==> build 47 <==
Design myCPU, start of the top module:
module myCPU (
    input  wire         cpu_rst,
    input  wire         cpu_clk,
    output wire [13:0]  inst_addr,
    input  wire [31:0]  inst,
    output wire [31:0]  Bus_addr,
    input  wire [31:0]  Bus_rdata,
    output wire         Bus_wen,
    output wire [31:0]  Bus_wdata
);
make LEC_CHECK=0 CAP_MARGIN=20 CELL_PAD_IN_SITES_DETAIL_PLACEMENT=0 CELL_PAD_IN_SITES_GLOBAL_PLACEMENT=0 CORE_ASPECT_RATIO=0.91 CORE_MARGIN=2 CORE_UTILIZATION=72 CTS_CLUSTER_DIAMETER=73 CTS_CLUSTER_SIZE=52 GPL_ROUTABILITY_DRIVEN=1 PLACE_DENSITY_LB_ADDON=0.01 SETUP_SLACK_MARGIN=1.08 SLEW_MARGIN=20 finish   # period 6.85 ns
run.sh (not shown) runs the stock make flow with config.mk's settings and CLKGATE_MAP_FILE=.
==> inputs of build 7, as changes to build 47 <==
==> flow/config.mk (replaced) <==
export PLATFORM = sky130hd
export DESIGN_NAME = myCPU
export DESIGN_NICKNAME = myCPU
export VERILOG_FILES = /design/flow/design.v
export SDC_FILE = /design/flow/constraint.sdc
export NUM_CORES = 4
export LEC_CHECK = 0
export CAP_MARGIN = 20
export CORE_MARGIN = 2
export CORE_UTILIZATION = 60
export CTS_CLUSTER_SIZE = 98
export SLEW_MARGIN = 20
==> flow/constraint.sdc (replaced) <==
create_clock -name core_clock -period 4.88 [get_ports {cpu_clk}]
set_input_delay 0.9760 -clock core_clock [delete_from_list [all_inputs] [get_ports {cpu_clk}]]
set_output_delay 0.9760 -clock core_clock [all_outputs]
set_load 0.01 [all_outputs]
==> inputs of build 76, as changes to build 47 <==
==> flow/config.mk (replaced) <==
export PLATFORM = sky130hd
export DESIGN_NAME = myCPU
export DESIGN_NICKNAME = myCPU
export VERILOG_FILES = /design/flow/design.v
export SDC_FILE = /design/flow/constraint.sdc
export NUM_CORES = 4
export LEC_CHECK = 0
export ABC_AREA = 1
export CAP_MARGIN = 15
export CELL_PAD_IN_SITES_DETAIL_PLACEMENT = 2
export CORE_ASPECT_RATIO = 0.74
export CORE_MARGIN = 3
export CORE_UTILIZATION = 62
export GPL_ROUTABILITY_DRIVEN = 0
export HOLD_SLACK_MARGIN = 0.13
export MAX_ROUTING_LAYER = met4
export MIN_ROUTING_LAYER = met2
export PLACE_DENSITY = 0.85
export SETUP_SLACK_MARGIN = -0.46
export SLEW_MARGIN = 20
==> flow/constraint.sdc (replaced) <==
create_clock -name core_clock -period 10.2 [get_ports {cpu_clk}]
set_input_delay 2.0400 -clock core_clock [delete_from_list [all_inputs] [get_ports {cpu_clk}]]
set_output_delay 2.0400 -clock core_clock [all_outputs]
set_load 0.01 [all_outputs]
==> results <==
quantity                                                               build 7                           build 76                  build 47
Detailed Place HPWL                                                  199000 um                                  -                 230000 um
Cell area reported after detailed placement                         88600 um^2                                  -                85900 um^2
Maximum level of the CTS H-tree                                              4                                  -                         2
Adder and majority gate portion of the synthesized area                 0.0259                             0.0250                    0.0259
Area enclosed by the die boundary                                  136000 um^2                        138000 um^2               114000 um^2
Share of the core filled by cells before placement                       0.606                              0.629                     0.726
Row count                                                                  133                                114                       116
Post-Syn Area per Cell                                               14.3 um^2                          8.69 um^2                 14.3 um^2
Worst slack after detailed placement                                  -2210 ps                                  -                   -788 ps
Count of instances resized after the clock tree is built                   193                                  -                       386
# clock sinks                                                             1546                                  -                      1546
XOR/XNOR Area Share                                                     0.0122                            0.00614                    0.0122
Run status                                                     failed layout checks                did not finish            did not finish
Last stage reached                                                           -  detailed placement (3_5_place_dp)  global routing (5_1_grt)
Layout check failures                                     negative setup slack                                  -                         -

========
==> job 6309: inputs <==
Starting RTL as in the previous note.
Settings: LEC_CHECK=0, CAP_MARGIN=20, CELL_PAD_IN_SITES_DETAIL_PLACEMENT=0, CELL_PAD_IN_SITES_GLOBAL_PLACEMENT=0, CORE_ASPECT_RATIO=1.57, CORE_MARGIN=2, CORE_UTILIZATION=70, CTS_CLUSTER_DIAMETER=350, CTS_CLUSTER_SIZE=57, GPL_ROUTABILITY_DRIVEN=1, PLACE_DENSITY_LB_ADDON=0.0, SETUP_SLACK_MARGIN=1.08, SLEW_MARGIN=20; clock period 6.85 ns.
==> job 4632 (differences from job 6309) <==
ABC_AREA = 1   (was not set)
CELL_PAD_IN_SITES_DETAIL_PLACEMENT = not set   (was 0)
CELL_PAD_IN_SITES_GLOBAL_PLACEMENT = not set   (was 0)
CORE_ASPECT_RATIO = not set   (was 1.57)
CORE_UTILIZATION = 68   (was 70)
CTS_CLUSTER_DIAMETER = not set   (was 350)
CTS_CLUSTER_SIZE = 100   (was 57)
GPL_ROUTABILITY_DRIVEN = not set   (was 1)
PLACE_DENSITY_LB_ADDON = not set   (was 0.0)
SETUP_SLACK_MARGIN = 1.13   (was 1.08)
TNS_END_PERCENT = 20   (was not set)
==> flow/constraint.sdc (replaced) <==
create_clock -name core_clock -period 4.96 [get_ports {cpu_clk}]
set_input_delay 0.9920 -clock core_clock [delete_from_list [all_inputs] [get_ports {cpu_clk}]]
set_output_delay 0.9920 -clock core_clock [all_outputs]
set_load 0.01 [all_outputs]
==> comparison table <==
quantity                                                                                             job 6309                  job 4632
Run status                                                                          aborted with a tool error           failed layout checks
Last stage reached                                                                             global routing                         -
Violated checks                                                                                             -      negative setup slack
Yosys stat cell total                                                                                   5,579                     9,529
Post-Synth XOR/XNOR Area                                                                               0.0122                   0.00614
Number of distinct library cell variants in the gate-level netlist after synthesis                         87                        63
Gate count of the mapped netlist                                                                        5,579                     9,529
Portion of the post-synthesis area used by sequential elements                                          0.549                     0.529
Routability cong.                                                                                        1.09                      1.16
Worst setup slack before clock tree synthesis                                                       -0.616 ns                 -0.312 ns
Share of cell area taken by muxes after synthesis                                                       0.238                   0.00230
Placed cell areas                                                                                  85,900 um2                88,300 um2
Number of resized instances in the post-cts repair step                                                   279                       104
Cell with the most instances after synthesis                                        sky130_fd_sc_hd__edfxtp_1  sky130_fd_sc_hd__o21ai_0
Cell Rows                                                                                                 155                       128
Num CTS Buffers                                                                                            31                       154
Area fraction in full adders, half adders and majority gates                                           0.0259                    0.0250
HPWL after DPL                                                                                         233 mm                    227 mm
Floorplan die height                                                                                   427 um                    353 um
H-tree levels                                                                                               1                         4
